==> inputs of try-umber <==
==> flow/design.v (excerpt) <==
module smm(input clk, reset,
           input [7:0] readdata,
           output we, 
			  output [15:0] address,
			  output [7:0] writedata);
wire buffR, buffIR, buffAH, mdamux, buffAL, adrmux, srcbmux;
wire [1:0] pcmux, acmux;
wire [2:0] aluop;
wire [15:0] addr;
wire [7:0] wdata, instr;
wire zero;
datapath dp(clk, reset, we, buffIR, buffAH, buffAL, buffR, srcbmux, adrmux, acmux, pcmux, aluop, readdata, addr, wdata, instr, zero);
controller cu(clk, reset, zero, instr, buffIR, buffAH, buffAL, buffR, srcbmux, adrmux, we, pcmux, acmux, aluop);
assign writedata = wdata;
assign address = addr;
endmodule
export LEC_CHECK = 0
export ABC_AREA = 1
export CAP_MARGIN = 20
export CORE_MARGIN = 2
export CORE_UTILIZATION = 69
export CTS_CLUSTER_DIAMETER = 237
export CTS_CLUSTER_SIZE = 23
export PLACE_DENSITY = 0.6
export SETUP_SLACK_MARGIN = -0.27
export SLEW_MARGIN = 20
create_clock -name core_clock -period 2.84 [get_ports {clk}]
run.sh (not shown) runs the stock make flow with config.mk's settings and CLKGATE_MAP_FILE=.
==> try-willow: changes against try-umber <==
Settings changed: ABC_AREA 1 to default, CORE_UTILIZATION 69 to 64, CTS_CLUSTER_DIAMETER 237 to 397, CTS_CLUSTER_SIZE 23 to 99, PLACE_DENSITY 0.6 to 0.39, SETUP_SLACK_MARGIN -0.27 to default.
==> flow/constraint.sdc (replaced) <==
create_clock -name core_clock -period 3.41 [get_ports {clk}]
set_input_delay 0.6820 -clock core_clock [delete_from_list [all_inputs] [get_ports {clk}]]
set_output_delay 0.6820 -clock core_clock [all_outputs]
set_load 0.01 [all_outputs]
==> try-sierra: changes against try-umber <==
Settings changed: ABC_AREA 1 to default, CORE_UTILIZATION 69 to 58, CTS_CLUSTER_DIAMETER 237 to default, CTS_CLUSTER_SIZE 23 to default, PLACE_DENSITY 0.6 to default, SETUP_SLACK_MARGIN -0.27 to default.
==> flow/constraint.sdc (replaced) <==
create_clock -name core_clock -period 2.65 [get_ports {clk}]
set_input_delay 0.5300 -clock core_clock [delete_from_list [all_inputs] [get_ports {clk}]]
set_output_delay 0.5300 -clock core_clock [all_outputs]
set_load 0.01 [all_outputs]
==> out/results.tsv <==
stage	metric	value	unit
clocking	cts_setup_buffers	23	
logic_synthesis	area_leaders	dfrtp_1 (34%), nand2_1 (15%), ha_1 (7.7%)	
outcome	lastStage	global routing	
floorplanning	core-area	0.00714	mm^2
logic_synthesis	avgSynthCellArea	7.10	um^2
outcome	status	stopped before the end	
placed_design	placed_area	0.00629	mm^2
placed_design	preCtsSetupSlack	-865	ps
outcome	error	[ERROR GRT-0116] Global routing finished with congestion. Check the congestion regions in the DRC Viewer.	
logic_synthesis	synth_seq_share	34.0	%
The numbers above come from try-umber.

==> out/results.tsv <==
stage	metric	value	unit
critical_path	crit_path_end_kind	output port	
clocking	numCtsBuffers	9	
placed_design	preCtsSetupSlack	-1530	ps
timing	finalWorstSetupSlack	-1600	ps
logic_synthesis	synthAoiAreaFrac	17.2	%
placed_design	placed_area	0.00638	mm^2
floorplanning	core-area	0.00813	mm^2
outcome	status	finished with violations	
logic_synthesis	synth_seq_share	35.2	%
drt	ant_nets	0	
floorplanning	rows	33	
outcome	violations	setup timing	
clocking	cts_setup_buffers	37	
timing	setup_viol	30	
The numbers above come from try-sierra.

==> out/results.tsv <==
stage	metric	value	unit
critical_path	worstPathCellList	or4_4, nor3_4, nand3b_1, buf_6, nand2_1, ha_4, buf_4, inv_1, a21oi_1, o31ai_2, or3_4, a21oi_4, o32ai_4, inv_1, buf_6	
timing	setup_viol	18	
logic_synthesis	area_leaders	dfrtp_1 (35%), mux2_2 (11%), ha_1 (8.0%)	
timing	finalWorstSetupSlack	-1100	ps
outcome	status	finished with violations	
outcome	violations	setup timing	
logic_synthesis	avgSynthCellArea	9.24	um^2
floorplanning	core-area	0.00729	mm^2
drt	wl_met1	7600	um
floorplanning	die_w	90.9	um
clocking	cts_setup_buffers	21	
finish	top_area_cell_class	combinational gates	
logic_synthesis	top_cells_by_count	dfrtp_1 (68), mux2_2 (47), nand2_1 (46)	
finish	layout.area.comb	0.00351	mm^2
placed_design	placed_area	0.00600	mm^2
The numbers above come from try-willow.


---

==> run H: inputs <==
Starting RTL as in the previous note.
==> flow/design.v (excerpt) <==
module smm(input clk, reset,
           input [7:0] readdata,
           output we, 
			  output [15:0] address,
			  output [7:0] writedata);
wire buffR, buffIR, buffAH, mdamux, buffAL, adrmux, srcbmux;
wire [1:0] pcmux, acmux;
wire [2:0] aluop;
wire [15:0] addr;
wire [7:0] wdata, instr;
wire zero;
datapath dp(clk, reset, we, buffIR, buffAH, buffAL, buffR, srcbmux, adrmux, acmux, pcmux, aluop, readdata, addr, wdata, instr, zero);
controller cu(clk, reset, zero, instr, buffIR, buffAH, buffAL, buffR, srcbmux, adrmux, we, pcmux, acmux, aluop);
assign writedata = wdata;
assign address = addr;
endmodule
export LEC_CHECK = 0
export ABC_AREA = 1
export CAP_MARGIN = 20
export CORE_MARGIN = 9
export CORE_UTILIZATION = 52
export CTS_CLUSTER_DIAMETER = 389
export CTS_CLUSTER_SIZE = 98
export MAX_ROUTING_LAYER = met4
export PLACE_DENSITY = 0.8
export SLEW_MARGIN = 20
export TNS_END_PERCENT = 40
create_clock -name core_clock -period 5.0 [get_ports {clk}]
==> run X (differences from run H) <==
--- a/flow/config.mk
+++ b/flow/config.mk
@@ -8,10 +8,11 @@
 export ABC_AREA = 1
 export CAP_MARGIN = 20
+export CORE_ASPECT_RATIO = 1.8
 export CORE_MARGIN = 9
-export CORE_UTILIZATION = 52
+export CORE_UTILIZATION = 48
 export CTS_CLUSTER_DIAMETER = 389
 export CTS_CLUSTER_SIZE = 98
 export MAX_ROUTING_LAYER = met4
-export PLACE_DENSITY = 0.8
+export PLACE_DENSITY = 0.41
 export SLEW_MARGIN = 20
 export TNS_END_PERCENT = 40
==> comparison table <==
metric                                                                      run H                    run X
Outcome                                                   complete, no violations  complete, no violations
Fraction of the core area occupied by cells at floorplan                   0.5392                   0.4949
Total Die Area                                                      0.01348 sq mm            0.01459 sq mm
Post-Route M1 WL                                                          6191 um                  5538 um
Vias                                                                         4772                     4760
Placed cells                                                                  856                      852
Number of tapcells                                                            129                      127
Post-DP HPWL                                                             10380 um                 12470 um
Post-Route Skew                                                       0.007360 ns              0.004399 ns
Met2 track utilization from global routing                                 0.3283                   0.4234
Vertical die dimension                                                   116.1 um                 155.0 um
Worst setup margin                                                      0.3059 ns                0.2445 ns
Proportion of cell area occupied by multi-input gates                      0.5052                   0.4985
ClkCell Share                                                             0.03259                  0.05130
Worst setup path start                                             cu.md.state[3]           cu.md.state[0]
Combinational share of power                                                0.592                    0.562
Design Area, Final                                                 0.005644 sq mm           0.005756 sq mm
DR WL met2                                                                6108 um                  8859 um
Total sequential power                                                    1020 uW                  1040 uW
Final instance count without filler cells                                     871                      868
Layout Utilization                                                         0.6080                   0.5690
Worst hold slack after final layout                                     0.3872 ns                0.3989 ns
Sequential share of power                                                   0.287                    0.272
No activity file was given, so power comes from the tool's default toggle rates.
